File: flow/run.sh
#!/bin/bash
# the make line also repeats each setting of config.mk as NAME=value (left out here)
make -C /OpenROAD-flow-scripts/flow DESIGN_CONFIG=/design/flow/config.mk WORK_HOME=/design/flow/orfs CLKGATE_MAP_FILE= finish
File: flow/config.mk
export PLATFORM = sky130hd
export DESIGN_NAME = cpu_8b
export DESIGN_NICKNAME = cpu_8b
export VERILOG_FILES = /design/flow/design.v
export SDC_FILE = /design/flow/constraint.sdc
export NUM_CORES = 4
export LEC_CHECK = 0
export CAP_MARGIN = 20
export CELL_PAD_IN_SITES_DETAIL_PLACEMENT = 1
export CORE_ASPECT_RATIO = 1.33
export CORE_MARGIN = 2
export CORE_UTILIZATION = 38
export CTS_CLUSTER_DIAMETER = 334
export CTS_CLUSTER_SIZE = 50
export GPL_ROUTABILITY_DRIVEN = 1
export MAX_ROUTING_LAYER = met4
export SETUP_SLACK_MARGIN = 0.66
export SLEW_MARGIN = 20
export TNS_END_PERCENT = 90
File: flow/constraint.sdc
create_clock -name core_clock -period 4.46 [get_ports {clk}]
set_input_delay 0.8920 -clock core_clock [delete_from_list [all_inputs] [get_ports {clk}]]
set_output_delay 0.8920 -clock core_clock [all_outputs]
set_load 0.01 [all_outputs]
File: flow/design.v
module control_unit(
    input wire [7:0] instr,          
    input wire [2:0] state,          
    input wire zf,                   
    input wire reset,                
    output reg [2:0] next_state,     
    output reg pc_we,                
    output reg pc_sel,               
    output reg pc_jmp_sel,           
    output reg [3:0] pc_offset,      
    output reg addr_sel,             
    output reg [3:0] addr_offset,    
    output reg mem_sel,              
    output reg mem_we,               
    output reg [2:0] alu_opcode,     
    output reg alu_sel_a,            
    output reg alu_sel_b,            
    output reg alu_we,               
    output reg zf_we,                
    output reg ir_we,                
    output reg a_sel,                
    output reg a_we,                 
    output reg b_sel,                
    output reg b_we,                 
    output reg halt                  
);
    localparam ADD    = 3'b000;
    localparam AND    = 3'b001;
    localparam NOT    = 3'b010;
    localparam LOAD   = 3'b011;
    localparam STORE  = 3'b100;
    localparam JUMP   = 3'b101;
    localparam JUMPz  = 3'b110;
    localparam HALT   = 3'b111;
    localparam FETCH      = 3'b000; 
    localparam DECODE     = 3'b001;
    localparam EXECUTE    = 3'b010;
    localparam MEMORY     = 3'b011;
    localparam WRITEBACK  = 3'b100;
    localparam HALT_STATE = 3'b101;
    localparam IDLE       = 3'b110;
    always @(*) begin
        pc_we = 0;               
        pc_sel = 0;              
        pc_jmp_sel = 0;          
        pc_offset = 4'b0000;     
        addr_sel = 0;            
        addr_offset = 4'b0000;   
        mem_sel = 0;             
        mem_we = 0;              
        alu_opcode = 3'b000;     
        alu_sel_a = 0;           
        alu_sel_b = 0;           
        alu_we = 0;              
        zf_we = 0;               
        ir_we = 0;               
        a_sel = 0;               
        a_we = 0;                
        b_sel = 0;               
        b_we = 0;                
        halt = 0;                
        next_state = FETCH;      
        if (reset) begin
            next_state = FETCH;      
        end
        else begin
            case (state)
                FETCH: begin                     
                    next_state = DECODE;         
                    pc_we = 1;                   
                    ir_we = 1;                   
                end
                DECODE: begin    
                    case (instr[7:5])       
                        ADD, AND, NOT, JUMP, JUMPz: begin
                            next_state = EXECUTE;       
                        end
                        LOAD, STORE: begin
                            next_state = MEMORY;
                        end
                        HALT: begin
                            next_state = HALT_STATE;
                        end
                    endcase
                end
                EXECUTE: begin                           
                    case (instr[7:5])
                        ADD, AND: begin
                            alu_opcode = instr[7:5];     
                            alu_sel_a = instr[3];        
                            alu_sel_b = instr[2];        
                            alu_we = 1;                  
                            zf_we = 1;                   
                            next_state = WRITEBACK;
                        end
                        NOT: begin
                            alu_opcode = instr[7:5];     
                            alu_sel_a = instr[3];        
                            alu_we = 1;                  
                            zf_we = 1;                   
                            next_state = WRITEBACK;
                        end
                        JUMP: begin
                            pc_jmp_sel = instr[4];       
                            pc_offset = instr[3:0];      
                            pc_sel = 1;                  
                            pc_we = 1;                   
                            next_state = IDLE;
                        end
                        JUMPz: begin
                            if (zf == 1) begin
                                pc_jmp_sel = instr[4];   
                                pc_offset = instr[3:0];  
                                pc_sel = 1;              
                                pc_we = 1;               
                            end
                            next_state = IDLE;
                        end
                    endcase
                end
                MEMORY: begin                                    
                    case (instr[7:5])
                        LOAD: begin
                            addr_offset = instr[3:0];    
                            addr_sel = 1;                
                            next_state = WRITEBACK;
                        end
                        STORE: begin
                            addr_offset = instr[3:0];    
                            addr_sel = 1;                
                            mem_sel = instr[4];          
                            mem_we = 1;                  
                            next_state = IDLE;
                        end
                    endcase
                end
                WRITEBACK: begin                         
                    case (instr[7:5])
                        ADD, AND, NOT: begin
                            if (instr[4] == 0) begin
                                a_sel = 1;               
                                a_we = 1;                
                            end else begin
                                b_sel = 1;               
                                b_we = 1;                
                            end
                            next_state = FETCH;
                        end
                        LOAD: begin
                            if (instr[4] == 0) begin
                                a_we = 1;            
                            end else begin
                                b_we = 1;            
                            end
                            next_state = FETCH;
                        end
                    endcase
                end 
                HALT_STATE: begin
                    halt = 1;
                    next_state = HALT_STATE;
                end
                IDLE: begin
                    next_state = FETCH;
                end
            endcase
        end
    end
endmodule
module alu(
    input wire [2:0] opcode,         
    input wire [7:0] a,              
    input wire [7:0] b,              
    output reg [7:0] y,              
    output reg zf                    
);
    localparam ADD = 3'b000;         
    localparam AND = 3'b001;         
    localparam NOT = 3'b010;         
always @(*) begin
    zf = 0;
    case (opcode)
        ADD: begin             
            y = a + b;
        end
        AND: begin              
            y = a & b;
        end
        NOT: begin              
            y = ~a;
        end
        default: begin               
            y = 8'b00000000;
        end
    endcase
    if (y == 8'b00000000) begin
        zf = 1;
    end
end
endmodule
module register #(
    parameter WIDTH = 8
)(
    input wire clk,                  
    input wire rst,                  
    input wire we,                   
    input wire [WIDTH-1:0] d,        
    output reg [WIDTH-1:0] q         
);
    always @(posedge clk) begin      
        if (rst) begin
            q <= {WIDTH{1'b0}};      
        end else if (we) begin
            q <= d;                  
        end
    end
endmodule
module mux_2to1 (
    input wire [7:0] in0,    
    input wire [7:0] in1,    
    input wire sel,          
    output wire [7:0] out    
);
    assign out = sel ? in1 : in0;
endmodule
module adder(
    input wire [7:0] a,
    input wire [7:0] b,
    output wire [7:0] sum
);
    assign sum = a + b;
endmodule
module zext(
    input wire [3:0] in,
    output wire [7:0] out
);
assign out = {4'b0000, in};
endmodule
module cpu_8b(
    input wire clk,
    input wire rst,
    output wire halt,
    output wire mem_we,
    output wire [7:0] mem_addr,
    output wire [7:0] mem_wdata,
    input wire [7:0] mem_rdata
);
    wire [7:0] mem_d_i;
    wire [7:0] mem_d_o;
    assign mem_wdata = mem_d_i;
    assign mem_d_o = mem_rdata;
    wire [2:0] alu_opcode;
    wire [7:0] alu_a;
    wire [7:0] alu_b;
    wire a_we;
    wire [7:0] a_reg_i;
    wire [7:0] a_reg_o;
    wire b_we;
    wire [7:0] b_reg_i;
    wire [7:0] b_reg_o;
    wire alu_we;
    wire [7:0] alu_res_next;
    wire [7:0] alu_res;
    wire zf_we;
    wire zf_next;
    wire zf;
    wire ir_we;
    wire [7:0] instr;
    wire [2:0] next_state;
    wire [2:0] state;
    wire pc_we;
    wire [7:0] pc_next;
    wire [7:0] pc;
    wire alu_sel_a;
    wire alu_sel_b;
    wire a_sel;
    wire b_sel;
    wire mem_sel;
    wire [7:0] offset_addr;
    wire addr_sel;
    wire [7:0] addr_offset_zext;
    wire [3:0] addr_offset;
    wire [3:0] pc_offset;
    wire [7:0] pc_offset_zext;
    wire [7:0] inc_pc;
    wire [7:0] new_pc;
    wire pc_sel;
    wire [7:0] jmp_reg_val;
    wire pc_jmp_sel;
    control_unit cpu_control(
        .instr(instr),
        .state(state),
        .zf(zf),
        .reset(rst),
        .next_state(next_state),
        .pc_we(pc_we),
        .pc_sel(pc_sel),
        .pc_jmp_sel(pc_jmp_sel),
        .pc_offset(pc_offset),
        .addr_sel(addr_sel),
        .addr_offset(addr_offset),
        .mem_sel(mem_sel),
        .mem_we(mem_we),
        .alu_opcode(alu_opcode),
        .alu_sel_a(alu_sel_a),
        .alu_sel_b(alu_sel_b),
        .alu_we(alu_we),
        .zf_we(zf_we),
        .ir_we(ir_we),
        .a_sel(a_sel),
        .a_we(a_we),
        .b_sel(b_sel),
        .b_we(b_we),
        .halt(halt)
    );
    alu alu_unit(
        .opcode(alu_opcode),
        .a(alu_a),
        .b(alu_b),
        .y(alu_res_next),
        .zf(zf_next)
    );
    register #(.WIDTH(8)) a_register(
        .clk(clk),
        .rst(rst),
        .we(a_we),
        .d(a_reg_i),
        .q(a_reg_o)
    );
    register #(.WIDTH(8)) b_register(
        .clk(clk),
        .rst(rst),
        .we(b_we),
        .d(b_reg_i),
        .q(b_reg_o)
    );
    register #(.WIDTH(8)) alu_register(
        .clk(clk),
        .rst(rst),
        .we(alu_we),
        .d(alu_res_next),
        .q(alu_res)
    );
    register #(.WIDTH(1)) zf_register(
        .clk(clk),
        .rst(rst),
        .we(zf_we),
        .d(zf_next),
        .q(zf)
    );
    register #(.WIDTH(8)) instruction_register(
        .clk(clk),
        .rst(rst),
        .we(ir_we),
        .d(mem_d_o),
        .q(instr)
    );
    register #(.WIDTH(3)) state_register(
        .clk(clk),
        .rst(rst),
        .we(1'b1),
        .d(next_state),
        .q(state)
    );
    register #(.WIDTH(8)) program_counter(
        .clk(clk),
        .rst(rst),
        .we(pc_we),
        .d(pc_next),
        .q(pc)
    );
    mux_2to1 alu_a_mux(
        .in0(a_reg_o),
        .in1(b_reg_o),
        .sel(alu_sel_a),
        .out(alu_a)
    );
    mux_2to1 alu_b_mux(
        .in0(a_reg_o),
        .in1(b_reg_o),
        .sel(alu_sel_b),
        .out(alu_b)
    );
    mux_2to1 a_register_mux(
        .in0(mem_d_o),
        .in1(alu_res),
        .sel(a_sel),
        .out(a_reg_i)
    );
    mux_2to1 b_register_mux(
        .in0(mem_d_o),
        .in1(alu_res),
        .sel(b_sel),
        .out(b_reg_i)
    );
    mux_2to1 mem_data_mux(
        .in0(a_reg_o),
        .in1(b_reg_o),
        .sel(mem_sel),
        .out(mem_d_i)
    );
    mux_2to1 mem_addr_mux(
        .in0(pc),
        .in1(offset_addr),
        .sel(addr_sel),
        .out(mem_addr)
    );
    adder addr_adder(
        .a(addr_offset_zext),
        .b(pc),
        .sum(offset_addr)
    );
    zext addr_zext(
        .in(addr_offset),
        .out(addr_offset_zext)
    );
    zext pc_zext(
        .in(pc_offset),
        .out(pc_offset_zext)
    );
    mux_2to1 pc_mux(
        .in0(inc_pc),
        .in1(new_pc),
        .sel(pc_sel),
        .out(pc_next)
    );
    adder inc_pc_adder(
        .a(pc),
        .b(8'b00000001),
        .sum(inc_pc)
    );
    adder new_pc_adder(
        .a(pc_offset_zext),
        .b(jmp_reg_val),
        .sum(new_pc)
    );
    mux_2to1 jump_mux(
        .in0(a_reg_o),
        .in1(b_reg_o),
        .sel(pc_jmp_sel),
        .out(jmp_reg_val)
    );
endmodule
==> reports/results.ini, run 1 <==
[status]
status=no timing/DRC/antenna violations

[clock_network]
clk_latency_ns=0.29
cts_sinks=47
htreeDepth=2
cts_hold_buf=0
cts_max_path_buffers=2
cts.clk_slew.worst_paths_ns=0.06
cts_tree=built
cts_root_buffer=clkbuf_16
cts_buffers=5

[critical_path]
crit_family=simple AND/OR/NAND/NOR gates
crit_buf_inv=2
cp_slowest_stage_delay_ns=0.55
cp-end-kind=flip-flop
crit_type=input port to flip-flop
r2r_slack_ns=0.67
path_cells=buf_12 -> nor3_4 -> nand4_4 -> mux2_4 -> ha_4 -> buf_4 -> a211oi_4 -> nor2_1 -> nor2_1 -> o32ai_1 -> or3_1 -> or4_4 -> o31ai_4
r2r_end=zf_register.q
worst_ep_required_time_ns=4.67
r2r_start=instruction_register.q[7]
arrival_ns=4.13
path_max_fanout=8
ff2ff_path_depth=14
startpoint_type=input port
crit_top_cell=nor2_1
crit_start=rst
crit_end=zf_register.q
path_depth=13
slowest_stage=or4_4

[power_and_ir_drop]
power_frac_seq_pct=38.1
swShare_pct=35.2
seq-power_uw=534
clkPwrFrac_pct=30.5
leakagePower_nw=1.88
p_sw_uw=493
comb_power_share_pct=31.4
pg_clk_uw=427
power_density_nw_per_um2=304
peakVddDrop_mv=0.128
power-top-group=registers
p_int_uw=908
power_combinational_uw=439

[grt]
grt_max_degree=38
grtUsageMet2_pct=47.6
grt_pass1_vias=3841
grt_usage_pct=25.7
grt_use_met3_pct=2.81
grt-busiest-layer=met2
antenna_found_initial=0
grt-ovfl-total=0
grt_pass1_wl_um=19800
groute.layer.met1.usage_pct=26.2

[synthesis]
compound_area_share_pct=18.8
ff_type=dfxtp_1
simple_gate_area_share_pct=24.6
largest_area_cell=dfxtp_1
top_cells_by_count=61 x nor2_1, 55 x nand2_1, 47 x dfxtp_1, 27 x a21oi_1, 24 x mux2_2
yosysWarnings=5
yosys_cells=462
synth.cell_area_sq_um=3650
yosys.cell_count.top_type=nor2_1
synth_cells=462
synthArstFlopShare_pct=0
ys_ff=47
syn_avg_cell_area_sq_um=7.91
ys_types=64
synth.area.top_cells=dfxtp_1 26%, mux2_2 7.4%, nor2_1 6.3%, ha_1 6.2%, nand2_1 5.7%
fp_nets=493
edf_count=0
adder_share_pct=7.81
logic_family=simple AND/OR/NAND/NOR gates
synthXorXnorAreaFrac_pct=4.55
ys_sh_mux_pct=13.0
ys_area_sq_um=3650
ys_seq_share_pct=25.8
synth_top_area_share_pct=25.8

[placement]
hpwlAfterDp_um=9240
post-place-ws_ns=0.00167
dpl_cell_area_sq_um=4150
port_buffers=27
place_congestion=0.995

[route]
wl_per_cell_um=20.4
totalWireLength_um=13000
via_count=3720
drt_first_pass_iters=4
vias_per_cell=5.82
diodes=0
drc=0
drt_iter0_drc=145
ant_nets=0

[timing]
timing.final.crit_share_pct=87.9
max_slew_margin_pct=44.6
worst_slack_ns=0.539
setup_viol=0
min_period_ns=3.92
rsz0062_at_grt=true
worst_pin_slew_ns=0.811
finalMaxSlewViolations=0
fmax_mhz=255
fin_setup_tns_ns=0
worst_clock_skew_ns=0.00490
final_hold_viol_count=0

[job]
warnings=29
cap_violations=0

[cells_and_area]
area_growth_pct=26.3
nets=541
fill_cells=1163
fin_area_sq_um=4610

[worst_hold_path]
hold_depth=2
hold_class=flip-flop to flip-flop
hold_path_end=instruction_register.q[0]
min_from=instruction_register.q[0]

[die]
die_y_um=117
coreArea_sq_um=9440
num_rows=41
io_pins=28
fp_util_pct=38.7
die-width_um=89.0
dieArea_sq_um=10400

layout make-up:
class                           instances  area [sq um]  area share (%)
Sequential cell                        47           943            20.5
Tap cell                              129           161            3.50
Timing Repair Buffer                   64           542            11.7
Multi-Input combinational cell        370          2720            58.9
Inverter                               22          88.8            1.93
Clock buffer                            6           129            2.79
Clock inverter                          1          30.0           0.651
through the flow:
stage                     hold slack [ns]  std cells  power (mW)  utilization, %
final                               0.486        639        1.40            48.9
after global routing                0.498        639        1.47            48.9
after CTS                           0.469        632        1.38            47.1
after detailed placement            0.450        614       0.946            43.9
after global placement              0.449        614       0.928            43.9
after floorplan                     0.436        462       0.795               -
layer usage:
metal  part of all wire, %  vias up
met1                    37     1843
met4                   5.1        0
li1                      -     1732
met5                     0        -
met2                    54       96
met3                   3.4       49
what timing repair did:
| item | CTS | global route |
|---|---|---|
| pin swaps | 14 | 15 |
| gates resized | 33 | 38 |
| setup endpoints to repair | 10 | 10 |
| buffers inserted | 11 | 7 |
==> inputs of run 2 (changes only) <==
Settings changed: CELL_PAD_IN_SITES_DETAIL_PLACEMENT 1 to default, CORE_ASPECT_RATIO 1.33 to default, CORE_UTILIZATION 38 to 72, CTS_CLUSTER_DIAMETER 334 to default, CTS_CLUSTER_SIZE 50 to default, GPL_ROUTABILITY_DRIVEN 1 to default, MAX_ROUTING_LAYER met4 to default, PLACE_DENSITY_LB_ADDON from default to 0.28, SETUP_SLACK_MARGIN 0.66 to default, TNS_END_PERCENT 90 to default.
Clock period 4.46 ns to 3.74 ns, I/O delays scaled along.
==> reports/results.ini, run 2 <==
[status]
error=[ERROR GRT-0116] Global routing finished with congestion. Check the congestion regions in the DRC Viewer.
status=aborted with a tool error
failing_step=global routing

[die]
io_pins=28
die_y_um=75.2
num_rows=25
die-width_um=75.2
dieArea_sq_um=5660
fp_util_pct=75.8
coreArea_sq_um=4820

[synthesis]
yosys.cell_count.top_type=nor2_1
top_cells_by_count=61 x nor2_1, 55 x nand2_1, 47 x dfxtp_1, 27 x a21oi_1, 24 x mux2_2
yosysWarnings=5
adder_share_pct=7.81
ys_types=64
synthArstFlopShare_pct=0
synthXorXnorAreaFrac_pct=4.55
synth_cells=462
ys_seq_share_pct=25.8
synth_top_area_share_pct=25.8
synth.area.top_cells=dfxtp_1 26%, mux2_2 7.4%, nor2_1 6.3%, ha_1 6.2%, nand2_1 5.7%
ys_sh_mux_pct=13.0
fp_nets=493
ff_type=dfxtp_1
compound_area_share_pct=18.8
largest_area_cell=dfxtp_1
logic_family=simple AND/OR/NAND/NOR gates
yosys_cells=462
ys_ff=47
ys_area_sq_um=3650
synth.cell_area_sq_um=3650
syn_avg_cell_area_sq_um=7.91
simple_gate_area_share_pct=24.6
edf_count=0

[clock_network]
cts_root_buffer=clkbuf_8
cts_hold_buf=0
cts_buffers=5
htreeDepth=2
cts_sinks=47
cts_max_path_buffers=2

[placement]
hpwlAfterDp_um=10000
place_congestion=1.04
port_buffers=27
dpl_cell_area_sq_um=4400

[grt]
grt-ovfl-total=76
grt_usage_pct=78.7

## run 2: through the flow
stage	std cells	TNS (ns)	hold slack (ns)	utilization (%)	setup slack, ns
global placement	598	-4.71	0.445	91.4	-0.545
floorplan	462	-0.124	0.436	-	-0.124
detailed placement	598	-8.70	0.455	91.4	-0.773
CTS	620	-0.0735	0.479	97.7	-0.0735
## run 2: metal layers
layer / overflow / GRT usage, %
met2: 37 / 97.4
met5: 0 / 5.56
met4: 36 / 89.1
met3: 2 / 60.0
met1: 1 / 76.7
## run 2: timing repair
| item | in CTS |
|---|---|
| pin swaps | 13 |
| buffers inserted | 14 |
| setup endpoints to repair | 15 |
| resized | 39 |
==> inputs of run 3 (changes only) <==
Settings changed: ABC_AREA from default to 1, CTS_CLUSTER_SIZE from default to 10, PLACE_DENSITY_LB_ADDON 0.28 to default, SETUP_SLACK_MARGIN from default to 0.48.
Clock period 3.74 ns to 2.99 ns, I/O delays scaled along.
==> reports/results.ini, run 3 <==
[synthesis]
synth.cell_area_sq_um=3660
compound_area_share_pct=16.3
ys_area_sq_um=3660
syn_avg_cell_area_sq_um=6.40
synthArstFlopShare_pct=0
synth_cells=573
fp_nets=604
edf_count=0
ys_types=39
simple_gate_area_share_pct=35.0
synthXorXnorAreaFrac_pct=2.63
yosysWarnings=5
yosys_cells=573
largest_area_cell=dfxtp_1
top_cells_by_count=147 x nand2_1, 81 x inv_1, 62 x nor2_1, 47 x dfxtp_1, 35 x o21ai_0
ys_seq_share_pct=25.7
synth.area.top_cells=dfxtp_1 26%, nand2_1 15%, inv_1 8.3%, nor2_1 6.4%, ha_1 6.1%
logic_family=simple AND/OR/NAND/NOR gates
synth_top_area_share_pct=25.7
yosys.cell_count.top_type=nand2_1
ys_sh_mux_pct=1.54
ys_ff=47
adder_share_pct=7.78
ff_type=dfxtp_1

[die]
dieArea_sq_um=5680
fp_util_pct=76.1
die_y_um=75.3
coreArea_sq_um=4820
num_rows=25
io_pins=28
die-width_um=75.3

[placement]
hpwlAfterDp_um=9080
port_buffers=27
place_congestion=0.963
post-place-ws_ns=-0.753

[status]
error=[ERROR DPL-0038] Utilization greater than 100%, impossible to legalize
status=aborted with a tool error
failing_step=clock tree synthesis

-- run 3: metrics by stage --
stage	hold slack (ns)	instance area, sq um	utilization [%]	cells	setup TNS, ns
after detailed placement	0.493	4430	91.9	712	-14.28
after floorplan	0.458	3740	-	573	0
after global placement	0.472	4430	91.9	712	-11.21
==> inputs of run 4 (changes only) <==
Settings changed: ABC_AREA 1 to default, CAP_MARGIN 20 to 40, CELL_PAD_IN_SITES_GLOBAL_PLACEMENT from default to 0, CORE_MARGIN 2 to 6, CORE_UTILIZATION 72 to 45, CTS_CLUSTER_DIAMETER from default to 299, CTS_CLUSTER_SIZE 10 to 30, GPL_ROUTABILITY_DRIVEN from default to 1, MAX_ROUTING_LAYER from default to met4, SETUP_SLACK_MARGIN 0.48 to default.
Clock period 2.99 ns to 5.0 ns, I/O delays scaled along.
==> reports/results.ini, run 4 <==
[status]
status=no timing/DRC/antenna violations

[clock_network]
cts_sinks=47
cts_root_buffer=clkbuf_8
cts.clk_slew.worst_paths_ns=0.09
cts_buffers=5
cts_hold_buf=0
clk_latency_ns=0.30
cts_setup_buffers=0
htreeDepth=2
cts_resized=0
cts_tree=built
cts_max_path_buffers=2

[synthesis]
adder_share_pct=7.81
ys_ff=47
synthArstFlopShare_pct=0
top_cells_by_count=61 x nor2_1, 55 x nand2_1, 47 x dfxtp_1, 27 x a21oi_1, 24 x mux2_2
yosys.cell_count.top_type=nor2_1
yosys_cells=462
largest_area_cell=dfxtp_1
synth_cells=462
synthXorXnorAreaFrac_pct=4.55
ff_type=dfxtp_1
ys_types=64
compound_area_share_pct=18.8
fp_nets=493
simple_gate_area_share_pct=24.6
syn_avg_cell_area_sq_um=7.91
yosysWarnings=5
edf_count=0
logic_family=simple AND/OR/NAND/NOR gates
ys_seq_share_pct=25.8
ys_sh_mux_pct=13.0
synth.area.top_cells=dfxtp_1 26%, mux2_2 7.4%, nor2_1 6.3%, ha_1 6.2%, nand2_1 5.7%
ys_area_sq_um=3650
synth.cell_area_sq_um=3650
synth_top_area_share_pct=25.8

[grt]
grt_pass1_wl_um=16200
grt_pass1_vias=3097
grt-ovfl-total=0
antenna_found_initial=0
grt_usage_pct=20.4
grt_max_degree=35

[cells_and_area]
final_cells=591
nets=520
area_growth_pct=14.1

[critical_path]
crit_type=input port to output pin
slowest_stage=clkdlybuf4s50_1
crit_start=rst
r2r_start=instruction_register.q[7]
ff2ff_path_depth=13
worst_ep_required_time_ns=4.00
startpoint_type=input port
crit_end=mem_addr[7]
path_cells=clkdlybuf4s50_1 -> nor2_2 -> nand2_1 -> nor2b_1 -> buf_4 -> nand2_1 -> inv_1 -> ha_1 -> a21o_1 -> a21oi_1 -> o21ai_0 -> nand3_1 -> nor2_1 -> xor2_1 -> clkdlybuf4s50_1
path_depth=15
crit_buf_inv=4
cp-end-kind=output pin
r2r_slack_ns=1.13
cp_slowest_stage_delay_ns=0.55
crit_family=buffers and inverters
r2r_end=zf_register.q
arrival_ns=3.75
path_max_fanout=5

[die]
dieArea_sq_um=10400
fp_util_pct=47.0
die-width_um=102
io_pins=28
die_y_um=102
num_rows=32
coreArea_sq_um=7770

[route]
drt_iter0_drc=166
vias_per_cell=5.69
drc=0
wl_per_cell_um=17.1
totalWireLength_um=10100
drt_first_pass_iters=4
via_count=3360
ant_nets=0
diodes=0

[power_and_ir_drop]
p_sw_uw=386
peakVddDrop_mv=0.155
seq-power_uw=467
swShare_pct=35.3
clkPwrFrac_pct=25.8
comb_power_share_pct=31.5
power-top-group=registers
pg_clk_uw=282
p_int_uw=707
leakagePower_nw=1.69
power_combinational_uw=345
power_frac_seq_pct=42.7
power_density_nw_per_um2=262

[worst_hold_path]
hold_class=flip-flop to flip-flop
min_from=alu_register.q[0]
hold_path_end=alu_register.q[0]
hold_depth=2

[timing]
max_slew_margin_pct=62.8
finalMaxSlewViolations=0
min_period_ns=4.75
worst_clock_skew_ns=0.00822
worst_slack_ns=0.250
worst_pin_slew_ns=0.554
fin_setup_tns_ns=0
final_hold_viol_count=0
fmax_mhz=211
timing.final.crit_share_pct=95.0
rsz0062_at_grt=false
setup_viol=0

[placement]
place_congestion=0.927
hpwlAfterDp_um=7870
port_buffers=27
post-place-ws_ns=0.0755
placed_cells=584

[job]
cap_violations=0
warnings=26

[run 4: cell type report]
class / instances / area, sq um
flip-flops and latches: 47 / 941
well taps: 102 / 128
fillers: 762 / 3600
inverters: 22 / 82.6
clock buffers: 6 / 72.6
multi-input cells: 370 / 2520
repair buffers: 43 / 393
clock inverters: 1 / 30.0
[run 4: metal layers]
metal  track usage, %  share of wire (%)  up-vias
li1                 -                  -     1695
met1             26.7                 47     1566
met2             32.6                 47       81
met3             3.00                4.1       18
met4             6.11                2.5        0
met5                -                  0        -
[run 4: per-stage QoR]
stage / hold WS [ns] / utilization [%] / total power [mW] / cell area [sq um]
floorplan: 0.436 / - / 0.704 / 3650
global placement: 0.454 / 52.3 / 0.815 / 4060
detailed placement: 0.457 / 52.3 / 0.820 / 4060
CTS: 0.470 / 53.6 / 1.10 / 4160
global route: 0.496 / 53.7 / 1.16 / 4170
finish: 0.472 / 53.7 / 1.09 / 4170
==> inputs of run 5 (changes only) <==
Settings changed: CAP_MARGIN 40 to 20, CELL_PAD_IN_SITES_GLOBAL_PLACEMENT 0 to default, CORE_MARGIN 6 to 2, CORE_UTILIZATION 45 to 40, CTS_CLUSTER_DIAMETER 299 to default, CTS_CLUSTER_SIZE 30 to default, GPL_ROUTABILITY_DRIVEN 1 to default, MAX_ROUTING_LAYER met4 to default.
Clock period 5.0 ns to 8.06 ns, I/O delays scaled along.
==> reports/results.ini, run 5 <==
[die]
dieArea_sq_um=9910
die-width_um=99.6
io_pins=28
die_y_um=99.6
fp_util_pct=41.5
num_rows=34
coreArea_sq_um=8810

[timing]
fin_setup_tns_ns=0
setup_viol=0
final_hold_viol_count=0
rsz0062_at_grt=false
worst_clock_skew_ns=0.0189
fmax_mhz=159
finalMaxSlewViolations=0
worst_pin_slew_ns=0.842
min_period_ns=6.30
timing.final.crit_share_pct=78.2
max_slew_margin_pct=43.7

[synthesis]
largest_area_cell=dfxtp_1
fp_nets=493
synth.cell_area_sq_um=3650
ys_seq_share_pct=25.8
synthXorXnorAreaFrac_pct=4.55
synth.area.top_cells=dfxtp_1 26%, mux2_2 7.4%, nor2_1 6.3%, ha_1 6.2%, nand2_1 5.7%
ff_type=dfxtp_1
yosys_cells=462
synth_cells=462
synth_top_area_share_pct=25.8
top_cells_by_count=61 x nor2_1, 55 x nand2_1, 47 x dfxtp_1, 27 x a21oi_1, 24 x mux2_2
ys_ff=47
ys_area_sq_um=3650
simple_gate_area_share_pct=24.6
ys_types=64
ys_sh_mux_pct=13.0
syn_avg_cell_area_sq_um=7.91
adder_share_pct=7.81
synthArstFlopShare_pct=0
yosys.cell_count.top_type=nor2_1
yosysWarnings=5
logic_family=simple AND/OR/NAND/NOR gates
edf_count=0
compound_area_share_pct=18.8

[critical_path]
worst_ep_required_time_ns=6.45
crit_start=rst
cp-end-kind=output pin
crit_family=buffers and inverters
cp_slowest_stage_delay_ns=0.55
path_cells=clkdlybuf4s50_1 -> nor2_1 -> nand2_1 -> nor2b_1 -> and2_1 -> ha_1 -> inv_1 -> fa_1 -> nor2b_1 -> o21ai_0 -> a21oi_1 -> nand3_1 -> xnor2_1 -> clkdlybuf4s50_1
slowest_stage=clkdlybuf4s50_1
crit_end=mem_addr[6]
startpoint_type=input port
r2r_slack_ns=3.55
path_depth=14
r2r_end=zf_register.q
arrival_ns=4.69
crit_buf_inv=3
ff2ff_path_depth=11
r2r_start=instruction_register.q[6]
path_max_fanout=6
crit_type=input port to output pin

[clock_network]
cts_max_path_buffers=2
cts_hold_buf=0
cts_sinks=47
cts_tree=built
htreeDepth=2
cts_buffers=5
cts_root_buffer=clkbuf_8
cts.clk_slew.worst_paths_ns=0.11
cts_resized=0
clk_latency_ns=0.31
cts_setup_buffers=0

[route]
ant_nets=0
vias_per_cell=5.67
diodes=0
wl_per_cell_um=16.7
via_count=3320
drt_iter0_drc=162
drc=0
drt_first_pass_iters=5
totalWireLength_um=9780

[placement]
hpwlAfterDp_um=7420
port_buffers=27
place_congestion=0.898
dpl_cell_area_sq_um=3980

[worst_hold_path]
hold_class=flip-flop to flip-flop
min_from=alu_register.q[3]
hold_depth=2
hold_path_end=alu_register.q[3]

[cells_and_area]
fin_area_sq_um=4070
area_growth_pct=11.3
nets=508

[power_and_ir_drop]
leakagePower_nw=1.62
peakVddDrop_mv=0.0753
p_int_uw=404
power-top-group=registers
p_sw_uw=244
pg_clk_uw=154
power_density_nw_per_um2=159
seq-power_uw=298
power_combinational_uw=196
clkPwrFrac_pct=23.8
power_frac_seq_pct=45.9
comb_power_share_pct=30.3
swShare_pct=37.7

[grt]
grt-ovfl-total=0
grt_max_degree=48
grt_pass1_wl_um=15800
grt_pass1_vias=3087
grt_usage_pct=20.0
antenna_found_initial=0

[job]
cap_violations=0
warnings=26

[status]
status=no timing/DRC/antenna violations

-- run 5: cell type report --
cell class / count / area (sq um)
clock buffer: 5 / 68.8
tap: 108 / 135
fill: 887 / 4740
multi-input combinational: 370 / 2520
clock inverter: 3 / 22.5
inverter: 22 / 82.6
sequential: 47 / 941
timing repair buffer: 31 / 300
-- run 5: stage by stage --
stage / hold slack, ns / util [%] / cells / power (mW) / worst slack [ns]
2_1_floorplan: 0.436 / - / 462 / 0.437 / 2.71
3_3_place_gp: 0.446 / 45.2 / 578 / 0.496 / 1.81
3_5_place_dp: 0.457 / 45.2 / 578 / 0.499 / 1.74
4_1_cts: 0.472 / 46.2 / 586 / 0.650 / 1.72
5_1_grt: 0.486 / 46.2 / 586 / 0.688 / 1.47
6_report: 0.471 / 46.2 / 586 / 0.648 / 1.76
-- run 5: routing by layer --
layer	global-route usage [%]	wire length [um]	vias to the layer above
met5	0	0	-
met4	6.95	246	0
met3	2.95	293	17
met2	32.5	4560	64
met1	26.9	4680	1561
li1	-	-	1678
==> inputs of run 6 (changes only) <==
Settings changed: ABC_AREA from default to 1, CORE_ASPECT_RATIO from default to 1.07, CORE_UTILIZATION 40 to 60, CTS_CLUSTER_DIAMETER from default to 276, CTS_CLUSTER_SIZE from default to 98, GPL_ROUTABILITY_DRIVEN from default to 1, GPL_TIMING_DRIVEN from default to 1, MAX_ROUTING_LAYER from default to met4, PLACE_DENSITY_LB_ADDON from default to 0.15, SETUP_SLACK_MARGIN from default to 0.93, SLEW_MARGIN 20 to 35, TNS_END_PERCENT from default to 30.
Clock period 8.06 ns to 5.66 ns, I/O delays scaled along.
==> reports/results.ini, run 6 <==
[timing]
rsz0062_at_grt=true
worst_clock_skew_ns=0.00689
whs_ns=0.492
setup_viol=0
final_hold_viol_count=0
worst_slack_ns=1.15
fin_setup_tns_ns=0
min_period_ns=4.51
max_slew_margin_pct=44.4
timing.final.crit_share_pct=79.7
worst_pin_slew_ns=0.832
finalMaxSlewViolations=0
fmax_mhz=222

[grt]
grt_pass1_vias=3520
grt_pass1_wl_um=16300
grt_max_degree=29
grt_usage_pct=31.5
grt-ovfl-total=0
antenna_found_initial=0

[critical_path]
path_cells=buf_2 -> nor2_4 -> inv_1 -> nor2_1 -> ha_1 -> inv_1 -> nor2_1 -> o21ai_0 -> nand2_1 -> nand3_1 -> nor3_1 -> xor2_1 -> clkdlybuf4s50_1
startpoint_type=input port
cp_slowest_stage_delay_ns=0.54
path_depth=13
crit_family=buffers and inverters
ff2ff_path_depth=19
arrival_ns=3.38
path_max_fanout=7
r2r_slack_ns=2.48
cp-end-kind=output pin
crit_end=mem_addr[7]
slowest_stage=clkdlybuf4s50_1
crit_start=rst
r2r_start=state_register.q[1]
worst_ep_required_time_ns=4.53
r2r_end=zf_register.q
crit_type=input port to output pin
crit_buf_inv=4

[route]
drt_first_pass_iters=5
wl_per_cell_um=14.7
ant_nets=0
drt_iter0_drc=353
via_count=3819
drc=0
diodes=0
totalWireLength_um=9940
vias_per_cell=5.66

[synthesis]
yosys.cell_count.top_type=nand2_1
fp_nets=604
ys_types=39
ys_seq_share_pct=25.7
ff_type=dfxtp_1
synth_cells=573
ys_sh_mux_pct=1.54
synth.cell_area_sq_um=3660
synth.area.top_cells=dfxtp_1 26%, nand2_1 15%, inv_1 8.3%, nor2_1 6.4%, ha_1 6.1%
yosysWarnings=5
syn_avg_cell_area_sq_um=6.40
adder_share_pct=7.78
synth_top_area_share_pct=25.7
simple_gate_area_share_pct=35.0
ys_area_sq_um=3660
logic_family=simple AND/OR/NAND/NOR gates
yosys_cells=573
edf_count=0
synthXorXnorAreaFrac_pct=2.63
compound_area_share_pct=16.3
ys_ff=47
largest_area_cell=dfxtp_1
synthArstFlopShare_pct=0
top_cells_by_count=147 x nand2_1, 81 x inv_1, 62 x nor2_1, 47 x dfxtp_1, 35 x o21ai_0

[placement]
placed_cells=667
dpl_cell_area_sq_um=3990
hpwlAfterDp_um=7590
post-place-ws_ns=0.578
port_buffers=27
place_congestion=0.901

[clock_network]
cts.clk_slew.worst_paths_ns=0.09
htreeDepth=2
cts_root_buffer=clkbuf_8
cts_setup_buffers=0
clk_latency_ns=0.31
cts_sinks=47
cts_buffers=5
cts_tree=built
cts_max_path_buffers=2

[power_and_ir_drop]
seq-power_uw=427
peakVddDrop_mv=0.235
p_total_uw=977
comb_power_share_pct=34.9
p_sw_uw=389
swShare_pct=39.8
power_density_nw_per_um2=239
clkPwrFrac_pct=21.4
power_frac_seq_pct=43.7
power-top-group=registers
leakagePower_nw=1.89
power_combinational_uw=341
pg_clk_uw=209
p_int_uw=588

[die]
coreArea_sq_um=5910
num_rows=29
die-width_um=79.6
fp_util_pct=62.0
io_pins=28
die_y_um=84.8
dieArea_sq_um=6750

[worst_hold_path]
hold_class=flip-flop to flip-flop
min_from=zf_register.q
hold_path_end=zf_register.q
hold_depth=2

[cells_and_area]
fin_area_sq_um=4090
post-route-util_pct=69.2
final_cells=675
fill_cells=539
area_growth_pct=11.7
nets=628

[job]
cap_violations=0
warnings=27

[status]
status=no timing/DRC/antenna violations

==> run 6: final cells by class <==
cell class                      count  area, sq um  area share, %
Clock buffer                        5         68.8           1.68
Clock inverter                      3         20.0          0.489
Inverter                           89          334           8.16
Multi-Input combinational cell    423         2330           57.0
Sequential cell                    47          943           23.1
Tap cell                           77         96.3           2.35
Timing Repair Buffer               31          298           7.28
==> run 6: per-layer routing <==
| layer | routed length, um | track usage [%] | share of wire, % | up-vias |
|---|---|---|---|---|
| li1 | - | - | - | 1911 |
| met1 | 4280 | 38.7 | 43 | 1753 |
| met2 | 4870 | 53.6 | 49 | 139 |
| met3 | 632 | 4.57 | 6.4 | 16 |
| met4 | 163 | 8.62 | 1.6 | 0 |
| met5 | 0 | - | 0 | - |
==> run 6: what timing repair did <==
action	4_1_cts	5_1_grt
gates resized	5	6
endpoints found under the setup margin	9	4
hold buffers	0	0
==> inputs of run 7 (changes only) <==
Settings changed: CAP_MARGIN 20 to 5, CORE_ASPECT_RATIO 1.07 to 1.4, CORE_UTILIZATION 60 to 72, CTS_CLUSTER_DIAMETER 276 to 221, GPL_ROUTABILITY_DRIVEN 1 to default, GPL_TIMING_DRIVEN 1 to default, MAX_ROUTING_LAYER met4 to default, PLACE_DENSITY from default to 0.42, PLACE_DENSITY_LB_ADDON 0.15 to default, SETUP_SLACK_MARGIN 0.93 to 0.15, SLEW_MARGIN 35 to 20, TNS_END_PERCENT 30 to 5.
Clock period 5.66 ns to 2.67 ns, I/O delays scaled along.
==> reports/results.ini, run 7 <==
[synthesis]
logic_family=simple AND/OR/NAND/NOR gates
yosys.cell_count.top_type=nand2_1
synthArstFlopShare_pct=0
synth.area.top_cells=dfxtp_1 26%, nand2_1 15%, inv_1 8.3%, nor2_1 6.4%, ha_1 6.1%
ff_type=dfxtp_1
ys_sh_mux_pct=1.54
synthXorXnorAreaFrac_pct=2.63
syn_avg_cell_area_sq_um=6.40
fp_nets=604
largest_area_cell=dfxtp_1
ys_ff=47
synth_top_area_share_pct=25.7
yosys_cells=573
ys_seq_share_pct=25.7
yosysWarnings=5
synth_cells=573
ys_area_sq_um=3660
synth.cell_area_sq_um=3660
ys_types=39
top_cells_by_count=147 x nand2_1, 81 x inv_1, 62 x nor2_1, 47 x dfxtp_1, 35 x o21ai_0
compound_area_share_pct=16.3
edf_count=0
simple_gate_area_share_pct=35.0
adder_share_pct=7.78

[placement]
place_congestion=0.923
placed_cells=723
port_buffers=27
post-place-ws_ns=-1.04
hpwlAfterDp_um=9840

[die]
num_rows=30
io_pins=28
coreArea_sq_um=4880
die_y_um=88.4
fp_util_pct=75.1
die-width_um=64.3
dieArea_sq_um=5680

[status]
error=[ERROR DPL-0038] Utilization greater than 100%, impossible to legalize
status=aborted with a tool error
failing_step=clock tree synthesis

run 7: through the flow:
stage               area [sq um]  util (%)  power, mW
detailed placement          4510      92.5       1.84
floorplan                   3730         -       1.40
global placement            4510      92.5       1.76
==> inputs of run 8 (changes only) <==
Settings changed: ABC_AREA 1 to default, CAP_MARGIN 5 to 20, CORE_ASPECT_RATIO 1.4 to default, CORE_UTILIZATION 72 to 70, CTS_CLUSTER_DIAMETER 221 to 102, CTS_CLUSTER_SIZE 98 to default, PLACE_DENSITY 0.42 to default, SETUP_SLACK_MARGIN 0.15 to default, TNS_END_PERCENT 5 to default.
Clock period 2.67 ns to 3.72 ns, I/O delays scaled along.
==> reports/results.ini, run 8 <==
[status]
status=complete, but fails checks
violations=setup timing

[critical_path]
path_cells=buf_12 -> buf_6 -> nor3_4 -> nand4_4 -> buf_4 -> mux2i_1 -> inv_1 -> ha_4 -> a211oi_4 -> nor3b_2 -> buf_4 -> o22ai_1 -> xnor2_1 -> nor2_1 -> or4_4 -> o31ai_2
ff2ff_path_depth=15
crit_end=zf_register.q
crit_start=rst
worst_ep_required_time_ns=3.95
path_max_fanout=6
r2r_start=state_register.q[1]
arrival_ns=4.09
cp_slowest_stage_delay_ns=0.54
crit_family=simple AND/OR/NAND/NOR gates
crit_buf_inv=5
r2r_end=zf_register.q
slowest_stage=or4_4
startpoint_type=input port
cp-end-kind=flip-flop
path_depth=16
crit_type=input port to flip-flop
r2r_slack_ns=-0.12
crit_top_cell=buf_4

[cells_and_area]
area.combinational_sq_um=2690
regArea_sq_um=943
fill_cells=182
area_growth_pct=29.6
nets=580
post-route-util_pct=93.3

[die]
die-width_um=76.2
fp_util_pct=72.0
io_pins=28
die_y_um=76.2
num_rows=26
dieArea_sq_um=5810
coreArea_sq_um=5070

[synthesis]
compound_area_share_pct=18.8
syn_avg_cell_area_sq_um=7.91
ys_ff=47
ys_area_sq_um=3650
edf_count=0
simple_gate_area_share_pct=24.6
top_cells_by_count=61 x nor2_1, 55 x nand2_1, 47 x dfxtp_1, 27 x a21oi_1, 24 x mux2_2
yosysWarnings=5
yosys_cells=462
adder_share_pct=7.81
ys_types=64
yosys.cell_count.top_type=nor2_1
ff_type=dfxtp_1
ys_sh_mux_pct=13.0
synth_top_area_share_pct=25.8
ys_seq_share_pct=25.8
synth.cell_area_sq_um=3650
synth.area.top_cells=dfxtp_1 26%, mux2_2 7.4%, nor2_1 6.3%, ha_1 6.2%, nand2_1 5.7%
fp_nets=493
synthXorXnorAreaFrac_pct=4.55
largest_area_cell=dfxtp_1
synth_cells=462
synthArstFlopShare_pct=0
logic_family=simple AND/OR/NAND/NOR gates

[placement]
hpwlAfterDp_um=8290
place_congestion=0.994
port_buffers=27

[grt]
grt-ovfl-total=0
grt_max_degree=32
grt_pass1_wl_um=20300
grt_pass1_vias=3943
grt-busiest-layer=met2
antenna_found_initial=0
groute.layer.met1.usage_pct=52.0
grt_use_met3_pct=9.48
grtUsageMet2_pct=73.5
grt_usage_pct=43.6

[power_and_ir_drop]
swShare_pct=40.5
seq-power_uw=634
leakagePower_nw=2.02
power_combinational_uw=644
power_frac_seq_pct=39.5
power_density_nw_per_um2=339
pg_clk_uw=327
p_total_mw=1.61
peakVddDrop_mv=0.400
p_int_uw=954
p_sw_uw=651
comb_power_share_pct=40.1
clkPwrFrac_pct=20.4
power-top-group=combinational cells

[worst_hold_path]
hold_depth=2
min_from=alu_register.q[0]
hold_class=flip-flop to flip-flop
hold_path_end=alu_register.q[0]

[route]
drc=0
ant_nets=0
diodes=0
totalWireLength_um=15700
vias_per_cell=7.29
wl_per_cell_um=25.4
drt_first_pass_iters=20
drt_iter0_drc=763
via_count=4512

[timing]
worst_clock_skew_ns=0.00754
timing.final.crit_share_pct=104
fin_setup_tns_ns=-0.211
rsz0062_at_grt=true
worst_pin_slew_ns=0.746
whs_ns=0.521
worst_slack_ns=-0.137
setup_viol=3
fmax_mhz=259
final_hold_viol_count=0
finalMaxSlewViolations=0
max_slew_margin_pct=50.0
min_period_ns=3.86

[clock_network]
cts_max_path_buffers=2
clk_latency_ns=0.30
cts_tree=built
cts_sinks=47
cts.clk_slew.worst_paths_ns=0.09
cts_buffers=5
htreeDepth=2
cts_root_buffer=clkbuf_8

[job]
cap_violations=0
warnings=30

==> run 8: layer usage <==
metal  vias to the layer above  part of all wire (%)
met3                       214                    14
met5                         -                     0
li1                       1808                     -
met4                         0                    10
met1                      1979                    33
met2                       511                    43
==> run 8: repair_timing <==
action | 4_1_cts | 5_1_grt
setup endpoints to repair | 12 | 5
gates resized | 25 | 36
pin swaps | 6 | 17
hold buffers | 0 | 0
gates cloned | 0 | 0
setup buffers | 1 | 9
==> run 8: cell type report <==
| cell class | instances | area share [%] |
|---|---|---|
| tap | 70 | 1.85 |
| timing repair buffer | 103 | 17.8 |
| clock inverter | 1 | 0.106 |
| inverter | 22 | 1.80 |
| clock buffer | 6 | 1.74 |
| sequential | 47 | 19.9 |
| multi-input combinational | 370 | 56.8 |
==> run 8: through the flow <==
| step | area (sq um) | cells | worst slack, ns |
|---|---|---|---|
| finish | 4730 | 619 | -0.137 |
| CTS | 4550 | 610 | 0.0249 |
| global route | 4730 | 619 | -0.213 |
| global placement | 4420 | 602 | -0.643 |
| floorplan | 3680 | 462 | -0.140 |
| detailed placement | 4420 | 602 | -0.791 |
==> inputs of run 9 (changes only) <==
Settings changed: ABC_AREA from default to 0, CAP_MARGIN 20 to 25, CELL_PAD_IN_SITES_GLOBAL_PLACEMENT from default to 3, CORE_ASPECT_RATIO from default to 0.87, CORE_MARGIN 2 to 4, CORE_UTILIZATION 70 to 21, CTS_CLUSTER_DIAMETER 102 to 108, GPL_ROUTABILITY_DRIVEN from default to 1, GPL_TIMING_DRIVEN from default to 0, HOLD_SLACK_MARGIN from default to 0.25, MAX_ROUTING_LAYER from default to met5, PLACE_DENSITY_LB_ADDON from default to 0.2, SETUP_SLACK_MARGIN from default to 0.22, SLEW_MARGIN 20 to 35, TNS_END_PERCENT from default to 50.
Clock period 3.72 ns to 4.38 ns, I/O delays scaled along.
==> reports/results.ini, run 9 <==
[synthesis]
largest_area_cell=dfxtp_1
compound_area_share_pct=18.8
logic_family=simple AND/OR/NAND/NOR gates
yosys_cells=462
fp_nets=493
synth.area.top_cells=dfxtp_1 26%, mux2_2 7.4%, nor2_1 6.3%, ha_1 6.2%, nand2_1 5.7%
ys_sh_mux_pct=13.0
ff_type=dfxtp_1
synthArstFlopShare_pct=0
ys_area_sq_um=3650
ys_ff=47
syn_avg_cell_area_sq_um=7.91
yosys.cell_count.top_type=nor2_1
top_cells_by_count=61 x nor2_1, 55 x nand2_1, 47 x dfxtp_1, 27 x a21oi_1, 24 x mux2_2
synth.cell_area_sq_um=3650
yosysWarnings=5
simple_gate_area_share_pct=24.6
ys_types=64
synth_cells=462
synthXorXnorAreaFrac_pct=4.55
edf_count=0
ys_seq_share_pct=25.8
adder_share_pct=7.81
synth_top_area_share_pct=25.8

[grt]
grt_pass1_vias=3363
grt_max_degree=15
grt_pass1_wl_um=20800
grtUsageMet2_pct=19.8
grt-busiest-layer=met1
grt_usage_pct=13.9
groute.layer.met1.usage_pct=21.9
grt-ovfl-total=0
grt_use_met3_pct=2.66
antenna_found_initial=0

[clock_network]
cts_buffers=5
clk_latency_ns=0.30
htreeDepth=2
cts.clk_slew.worst_paths_ns=0.07
cts_root_buffer=clkbuf_16
cts_sinks=47
cts_max_path_buffers=2
cts_tree=built

[cells_and_area]
final_cells=738
nets=538
area_growth_pct=24.8

[power_and_ir_drop]
comb_power_share_pct=33.6
leakagePower_nw=1.79
power_combinational_uw=466
power_frac_seq_pct=37.3
peakVddDrop_mv=0.156
p_sw_uw=524
clkPwrFrac_pct=29.2
p_total_mw=1.39
pg_clk_uw=404
power_density_nw_per_um2=304
power-top-group=registers
p_int_uw=863
seq-power_uw=517
swShare_pct=37.8

[timing]
worst_clock_skew_ns=0.00439
fin_setup_tns_ns=0
max_slew_margin_pct=38.5
rsz0062_at_grt=true
whs_ns=0.471
timing.final.crit_share_pct=93.8
min_period_ns=4.11
final_hold_viol_count=0
fmax_mhz=243
setup_viol=0
finalMaxSlewViolations=0
worst_pin_slew_ns=0.914

[route]
via_count=3463
drt_first_pass_iters=4
ant_nets=0
diodes=0
drc=0
drt_iter0_drc=137
vias_per_cell=4.69
wl_per_cell_um=18.2
totalWireLength_um=13400

[critical_path]
path_max_fanout=5
crit_end=zf_register.q
startpoint_type=input port
ff2ff_path_depth=16
arrival_ns=4.33
cp-end-kind=flip-flop
worst_ep_required_time_ns=4.60
r2r_slack_ns=0.56
crit_buf_inv=3
path_cells=clkdlybuf4s15_2 -> or3_4 -> buf_6 -> nor2_8 -> nand3_4 -> mux2_2 -> ha_2 -> inv_1 -> fa_2 -> nand2b_4 -> a21o_1 -> nand2_1 -> o21ai_1 -> or4b_1 -> or4_4 -> o31ai_2
r2r_end=zf_register.q
crit_start=rst
r2r_start=instruction_register.q[7]
path_depth=16
crit_type=input port to flip-flop
slowest_stage=or4b_1
crit_family=simple AND/OR/NAND/NOR gates
cp_slowest_stage_delay_ns=0.52

[placement]
port_buffers=27
place_congestion=0.784
hpwlAfterDp_um=10600
placed_cells=719

[status]
status=no timing/DRC/antenna violations

[die]
dieArea_sq_um=19600
fp_util_pct=21.6
coreArea_sq_um=16900
die_y_um=131
num_rows=44
io_pins=28
die-width_um=149

[worst_hold_path]
min_from=alu_register.q[0]
hold_depth=2
hold_class=flip-flop to flip-flop
hold_path_end=alu_register.q[0]

[job]
warnings=28
cap_violations=0

==> run 9: through the flow <==
step	setup WS, ns	area [sq um]	util, %
finish	0.272	4560	27.0
global route	0.104	4560	27.0
CTS	0.0933	4510	26.7
detailed placement	-0.990	4220	25.0
global placement	-1.02	4220	24.9
floorplan	0.251	3660	-
==> run 9: area by class of cell <==
cell class                 count  area, sq um
fill                        1909        12300
multi-input combinational    370         2630
sequential                    47          941
timing repair buffer          38          343
tap                          230          288
buffer                        23          134
clock buffer                   6          129
inverter                      22         82.6
clock inverter                 2         12.5
==> run 9: per-layer routing <==
| layer | up-vias | share of wire (%) |
|---|---|---|
| met2 | 62 | 41 |
| met4 | 0 | 0.85 |
| met5 | - | 0 |
| li1 | 1736 | - |
| met3 | 10 | 4.9 |
| met1 | 1655 | 53 |
==> run 9: repair_timing <==
action,4_1_cts,5_1_grt
hold endpoints to repair,0,0
hold buffers,0,0
setup endpoints to repair,21,10
buffers inserted,9,2
pin swaps,3,4
gates cloned,0,0
resized,34,16
==> inputs of run 10 (changes only) <==
Settings changed: ABC_AREA 0 to 1, CAP_MARGIN 25 to 35, CELL_PAD_IN_SITES_GLOBAL_PLACEMENT 3 to default, CORE_ASPECT_RATIO 0.87 to default, CORE_MARGIN 4 to 2, CORE_UTILIZATION 21 to 72, CTS_CLUSTER_DIAMETER 108 to 254, GPL_ROUTABILITY_DRIVEN 1 to default, GPL_TIMING_DRIVEN 0 to default, HOLD_SLACK_MARGIN 0.25 to default, MAX_ROUTING_LAYER met5 to met4, PLACE_DENSITY_LB_ADDON 0.2 to default, SETUP_SLACK_MARGIN 0.22 to default, SLEW_MARGIN 35 to 20, TNS_END_PERCENT 50 to default.
Clock period 4.38 ns to 3.89 ns, I/O delays scaled along.
==> reports/results.ini, run 10 <==
[synthesis]
synth.area.top_cells=dfxtp_1 26%, nand2_1 15%, inv_1 8.3%, nor2_1 6.4%, ha_1 6.1%
edf_count=0
largest_area_cell=dfxtp_1
top_cells_by_count=147 x nand2_1, 81 x inv_1, 62 x nor2_1, 47 x dfxtp_1, 35 x o21ai_0
simple_gate_area_share_pct=35.0
synth_top_area_share_pct=25.7
compound_area_share_pct=16.3
yosys_cells=573
ys_types=39
synth_cells=573
fp_nets=604
synth.cell_area_sq_um=3660
logic_family=simple AND/OR/NAND/NOR gates
synthXorXnorAreaFrac_pct=2.63
ys_seq_share_pct=25.7
ys_sh_mux_pct=1.54
synthArstFlopShare_pct=0
adder_share_pct=7.78
ys_area_sq_um=3660
yosysWarnings=5
syn_avg_cell_area_sq_um=6.40
ff_type=dfxtp_1
ys_ff=47
yosys.cell_count.top_type=nand2_1

[placement]
hpwlAfterDp_um=8100
place_congestion=0.984
port_buffers=27
placed_cells=671

[clock_network]
clk_latency_ns=0.33
cts_max_path_buffers=2
cts_sinks=47
cts.clk_slew.worst_paths_ns=0.10
cts_tree=built
htreeDepth=2
cts_buffers=5
cts_root_buffer=clkbuf_8

[critical_path]
path_depth=14
arrival_ns=3.02
cp-end-kind=output pin
slowest_stage=dfxtp_1
r2r_start=state_register.q[2]
startpoint_type=flip-flop
crit_buf_inv=4
ff2ff_path_depth=18
r2r_end=zf_register.q
crit_start=instruction_register.q[7]
crit_family=simple AND/OR/NAND/NOR gates
crit_end=mem_addr[4]
r2r_slack_ns=0.77
path_max_fanout=7
cp_slowest_stage_delay_ns=0.51
path_cells=inv_2 -> nand2_4 -> nand3_2 -> nor2_1 -> ha_2 -> inv_1 -> fa_1 -> nor2_1 -> o21ai_0 -> nand2_1 -> nand2_1 -> buf_4 -> xor2_1 -> clkbuf_2
worst_ep_required_time_ns=3.11
crit_type=flip-flop to output pin

[power_and_ir_drop]
seq-power_uw=623
comb_power_share_pct=33.8
pg_clk_uw=395
power_combinational_uw=521
power-top-group=registers
p_int_uw=924
leakagePower_nw=1.97
clkPwrFrac_pct=25.7
peakVddDrop_mv=0.305
swShare_pct=39.9
power_density_nw_per_um2=365
p_sw_uw=615
power_frac_seq_pct=40.5

[grt]
antenna_found_initial=0
grt_pass1_wl_um=17600
grt_max_degree=28
grt-ovfl-total=0
grt_pass1_vias=3931
grt_usage_pct=42.0

[die]
die_y_um=75.3
dieArea_sq_um=5680
io_pins=28
num_rows=25
fp_util_pct=76.1
die-width_um=75.3
coreArea_sq_um=4820

[timing]
final_hold_viol_count=0
worst_pin_slew_ns=0.779
max_slew_margin_pct=47.9
min_period_ns=3.79
worst_clock_skew_ns=0.0203
setup_viol=0
whs_ns=0.515
finalMaxSlewViolations=0
timing.final.crit_share_pct=97.5
fmax_mhz=264
rsz0062_at_grt=false

[cells_and_area]
fill_cells=284
area_growth_pct=15.0
nets=643
final_cells=680

[route]
via_count=4227
drc=0
wl_met2_um=5320
ant_nets=0
totalWireLength_um=11200
wl_per_cell_um=16.5
diodes=0
vias_per_cell=6.22
wl_met3_um=1170
drt_iter0_drc=580
drt_first_pass_iters=7
top_layer_used=met4
drt-met1-wl_um=4230

[job]
warnings=28
cap_violations=0

[worst_hold_path]
hold_class=flip-flop to flip-flop
min_from=alu_register.q[5]
hold_depth=2
hold_path_end=alu_register.q[5]

[status]
status=no timing/DRC/antenna violations

==> run 10: per-layer routing <==
layer  GRT usage [%]  up-vias
met4            20.5        0
met1            48.6     1905
li1                -     1942
met5               -        -
met3            8.86       69
met2            69.1      311
==> run 10: cell type report <==
cell class / count / area, sq um / area share, %
Multi-Input combinational cell: 423 / 2340 / 55.5
Sequential cell: 47 / 942 / 22.4
Timing Repair Buffer: 46 / 402 / 9.53
Inverter: 89 / 334 / 7.93
Tap cell: 67 / 83.8 / 1.99
Clock buffer: 5 / 68.8 / 1.63
Clock inverter: 3 / 46.3 / 1.10
==> run 10: what timing repair did <==
item	4_1_cts	5_1_grt
buffers inserted	0	1
hold buffers	0	0
pin swaps	0	0
gates cloned	0	0
gates resized	10	7
setup endpoints to repair	6	9
hold endpoints to repair	0	0
==> run 10: metrics by stage <==
stage	setup WS (ns)	power [mW]	TNS, ns	instance area (sq um)	utilization [%]
floorplan	0.165	0.957	0	3660	-
finish	0.0968	1.54	0	4220	87.5
detailed placement	-0.257	1.12	-0.966	4080	84.8
global placement	-0.158	1.10	-0.492	4080	84.8
global route	0.0168	1.60	0	4220	87.5
CTS	0.00588	1.51	0	4200	87.2
==> inputs of run 11 (changes only) <==
Settings changed: CAP_MARGIN 35 to 20, CORE_ASPECT_RATIO from default to 1.07, CORE_UTILIZATION 72 to 71, CTS_CLUSTER_DIAMETER 254 to 108, CTS_CLUSTER_SIZE from default to 14, GPL_ROUTABILITY_DRIVEN from default to 1, GPL_TIMING_DRIVEN from default to 1, PLACE_DENSITY_LB_ADDON from default to 0.28, SLEW_MARGIN 20 to 35.
Clock period 3.89 ns to 3.19 ns, I/O delays scaled along.
==> reports/results.ini, run 11 <==
[synthesis]
yosys_cells=573
synthArstFlopShare_pct=0
fp_nets=604
ff_type=dfxtp_1
edf_count=0
synth.cell_area_sq_um=3660
ys_seq_share_pct=25.7
logic_family=simple AND/OR/NAND/NOR gates
yosys.cell_count.top_type=nand2_1
ys_types=39
syn_avg_cell_area_sq_um=6.40
largest_area_cell=dfxtp_1
simple_gate_area_share_pct=35.0
top_cells_by_count=147 x nand2_1, 81 x inv_1, 62 x nor2_1, 47 x dfxtp_1, 35 x o21ai_0
adder_share_pct=7.78
ys_sh_mux_pct=1.54
synthXorXnorAreaFrac_pct=2.63
synth_cells=573
ys_ff=47
yosysWarnings=5
synth.area.top_cells=dfxtp_1 26%, nand2_1 15%, inv_1 8.3%, nor2_1 6.4%, ha_1 6.1%
synth_top_area_share_pct=25.7
compound_area_share_pct=16.3
ys_area_sq_um=3660

[placement]
port_buffers=27
placed_cells=706
hpwlAfterDp_um=8520
place_congestion=0.949

[grt]
grt_usage_pct=77.2
grt-ovfl-total=3

[die]
dieArea_sq_um=5750
die-width_um=73.5
die_y_um=78.3
io_pins=28
num_rows=27
fp_util_pct=72.3
coreArea_sq_um=5070

[clock_network]
htreeDepth=2
cts_hold_buf=0
cts_max_path_buffers=2
cts_root_buffer=clkbuf_8
cts_sinks=47
cts_buffers=5

[status]
status=aborted with a tool error
error=[ERROR GRT-0232] Routing congestion too high. Check the congestion heatmap in the GUI.
failing_step=global routing

-- run 11: through the flow --
step           hold slack, ns  setup slack, ns  cell area, sq um  total power [mW]  util [%]
2_1_floorplan           0.458           0.0260              3690              1.17         -
3_3_place_gp            0.480           -0.626              4410              1.43      87.0
3_5_place_dp            0.490           -0.667              4410              1.47      87.0
4_1_cts                 0.516          -0.0999              4530              1.87      89.5
-- run 11: per-layer routing --
metal | global-route usage (%) | GRT overflow
met5 | - | -
met1 | 78.2 | 0
met2 | 90.5 | 0
met4 | 71.3 | 3
met3 | 60.6 | 0
-- run 11: what timing repair did --
item,CTS
buffers inserted,2
gates resized,24
gates cloned,0
endpoints found under the setup margin,27
endpoints found under the hold margin,0
pin swaps,4
==> inputs of run 12 (changes only) <==
Settings changed: CORE_UTILIZATION 71 to 72, CTS_CLUSTER_SIZE 14 to default, PLACE_DENSITY from default to 0.66, PLACE_DENSITY_LB_ADDON 0.28 to default.
Clock period 3.19 ns to 2.88 ns, I/O delays scaled along.
==> reports/results.ini, run 12 <==
[die]
dieArea_sq_um=5680
fp_util_pct=75.6
die-width_um=73.0
io_pins=28
die_y_um=77.8
coreArea_sq_um=4850
num_rows=26

[synthesis]
ys_sh_mux_pct=1.54
syn_avg_cell_area_sq_um=6.40
edf_count=0
synthXorXnorAreaFrac_pct=2.63
synth_top_area_share_pct=25.7
compound_area_share_pct=16.3
synth.cell_area_sq_um=3660
largest_area_cell=dfxtp_1
synth_cells=573
ff_type=dfxtp_1
logic_family=simple AND/OR/NAND/NOR gates
adder_share_pct=7.78
ys_area_sq_um=3660
fp_nets=604
yosys.cell_count.top_type=nand2_1
simple_gate_area_share_pct=35.0
ys_ff=47
synth.area.top_cells=dfxtp_1 26%, nand2_1 15%, inv_1 8.3%, nor2_1 6.4%, ha_1 6.1%
synthArstFlopShare_pct=0
ys_seq_share_pct=25.7
top_cells_by_count=147 x nand2_1, 81 x inv_1, 62 x nor2_1, 47 x dfxtp_1, 35 x o21ai_0
yosys_cells=573
yosysWarnings=5
ys_types=39

[placement]
post-place-ws_ns=-0.807
hpwlAfterDp_um=9070
place_congestion=0.924
port_buffers=27

[status]
error=[ERROR DPL-0033] detailed placement checks failed during check placement.
failing_step=clock tree synthesis
status=aborted with a tool error

## run 12: per-stage QoR
| step | area, sq um | instances | util, % |
|---|---|---|---|
| floorplan | 3710 | 573 | - |
| global placement | 4440 | 707 | 91.6 |
| detailed placement | 4440 | 707 | 91.6 |
==> inputs of run 13 (changes only) <==
Settings changed: ABC_AREA 1 to default, CORE_ASPECT_RATIO 1.07 to default, CORE_UTILIZATION 72 to 65, CTS_CLUSTER_DIAMETER 108 to default, GPL_ROUTABILITY_DRIVEN 1 to default, GPL_TIMING_DRIVEN 1 to default, MAX_ROUTING_LAYER met4 to default, PLACE_DENSITY 0.66 to default, SLEW_MARGIN 35 to 20.
Clock period 2.88 ns to 3.84 ns, I/O delays scaled along.
==> reports/results.ini, run 13 <==
[status]
status=no timing/DRC/antenna violations

[clock_network]
cts_root_buffer=clkbuf_8
htreeDepth=2
cts_sinks=47
cts_buffers=5
cts_tree=built
clk_latency_ns=0.31
cts_hold_buf=0
cts.clk_slew.worst_paths_ns=0.09
cts_max_path_buffers=2

[grt]
antenna_found_initial=0
grt_max_degree=36
grt_pass1_vias=3602
grt-ovfl-total=0
grt_pass1_wl_um=17200
grt_usage_pct=34.7

[synthesis]
largest_area_cell=dfxtp_1
fp_nets=493
edf_count=0
compound_area_share_pct=18.8
simple_gate_area_share_pct=24.6
synth_cells=462
ff_type=dfxtp_1
synth.cell_area_sq_um=3650
ys_seq_share_pct=25.8
top_cells_by_count=61 x nor2_1, 55 x nand2_1, 47 x dfxtp_1, 27 x a21oi_1, 24 x mux2_2
yosys.cell_count.top_type=nor2_1
synth.area.top_cells=dfxtp_1 26%, mux2_2 7.4%, nor2_1 6.3%, ha_1 6.2%, nand2_1 5.7%
synthArstFlopShare_pct=0
synth_top_area_share_pct=25.8
adder_share_pct=7.81
ys_sh_mux_pct=13.0
yosys_cells=462
yosysWarnings=5
ys_types=64
logic_family=simple AND/OR/NAND/NOR gates
ys_area_sq_um=3650
ys_ff=47
synthXorXnorAreaFrac_pct=4.55
syn_avg_cell_area_sq_um=7.91

[timing]
finalMaxSlewViolations=0
setup_viol=0
worst_clock_skew_ns=0.00722
timing.final.crit_share_pct=96.3
rsz0062_at_grt=false
whs_ns=0.480
fin_setup_tns_ns=0
final_hold_viol_count=0
worst_slack_ns=0.143
min_period_ns=3.70
max_slew_margin_pct=58.4
fmax_mhz=270
worst_pin_slew_ns=0.621

[critical_path]
startpoint_type=input port
r2r_end=zf_register.q
ff2ff_path_depth=14
arrival_ns=3.93
r2r_start=state_register.q[0]
worst_ep_required_time_ns=4.07
crit_end=zf_register.q
crit_start=rst
crit_type=input port to flip-flop
cp_slowest_stage_delay_ns=0.54
crit_family=simple AND/OR/NAND/NOR gates
path_depth=15
slowest_stage=or4b_1
crit_buf_inv=2
path_cells=clkbuf_2 -> or3_4 -> nor2_8 -> nand3_4 -> mux2_4 -> ha_2 -> inv_1 -> fa_2 -> nand2b_4 -> a21o_1 -> nand2_1 -> o21ai_1 -> or4b_1 -> or4_4 -> o31ai_2
cp-end-kind=flip-flop
path_max_fanout=4
r2r_slack_ns=0.30

[power_and_ir_drop]
p_total_mw=1.41
peakVddDrop_mv=0.380
seq-power_uw=601
power-top-group=registers
power_frac_seq_pct=42.6
p_sw_uw=526
comb_power_share_pct=35.5
power_density_nw_per_um2=312
pg_clk_uw=309
leakagePower_nw=1.94
p_int_uw=885
clkPwrFrac_pct=21.9
swShare_pct=37.3
power_combinational_uw=500

[route]
diodes=0
via_count=3745
drt_iter0_drc=275
drt_first_pass_iters=9
vias_per_cell=6.13
wl_per_cell_um=17.3
totalWireLength_um=10500
ant_nets=0
drc=0

[die]
die-width_um=79.0
die_y_um=79.0
coreArea_sq_um=5470
dieArea_sq_um=6240
num_rows=27
io_pins=28
fp_util_pct=66.8

[cells_and_area]
nets=569
post-route-util_pct=82.6
final_cells=611
fin_area_sq_um=4520
fill_cells=385
area_growth_pct=23.7

[worst_hold_path]
hold_class=flip-flop to flip-flop
hold_path_end=instruction_register.q[0]
hold_depth=2
min_from=instruction_register.q[0]

[job]
warnings=29
cap_violations=0

[placement]
post-place-ws_ns=-0.585
place_congestion=1.00
hpwlAfterDp_um=8170
dpl_cell_area_sq_um=4400
placed_cells=602
port_buffers=27

run 13: what timing repair did:
action | CTS | global route
endpoints found under the setup margin | 10 | 8
gates resized | 18 | 11
pin swaps | 3 | 7
buffers inserted | 0 | 1
run 13: per-layer routing:
layer	wire length, um	part of all wire [%]	up-vias	track usage, %
met4	280	2.7	0	10.2
li1	-	-	1797	-
met5	0	0	-	0
met3	537	5.1	29	4.55
met1	4520	43	1790	43.8
met2	5210	49	129	61.7
run 13: final cells by class:
| type | instances | area [sq um] | area share, % |
|---|---|---|---|
| Clock buffer | 6 | 72.6 | 1.61 |
| Clock inverter | 2 | 12.5 | 0.277 |
| Inverter | 22 | 82.6 | 1.83 |
| Multi-Input combinational cell | 370 | 2580 | 57.1 |
| Sequential cell | 47 | 941 | 20.8 |
| Tap cell | 72 | 90.1 | 1.99 |
| Timing Repair Buffer | 92 | 738 | 16.3 |
Power and IR drop assume default switching activity.
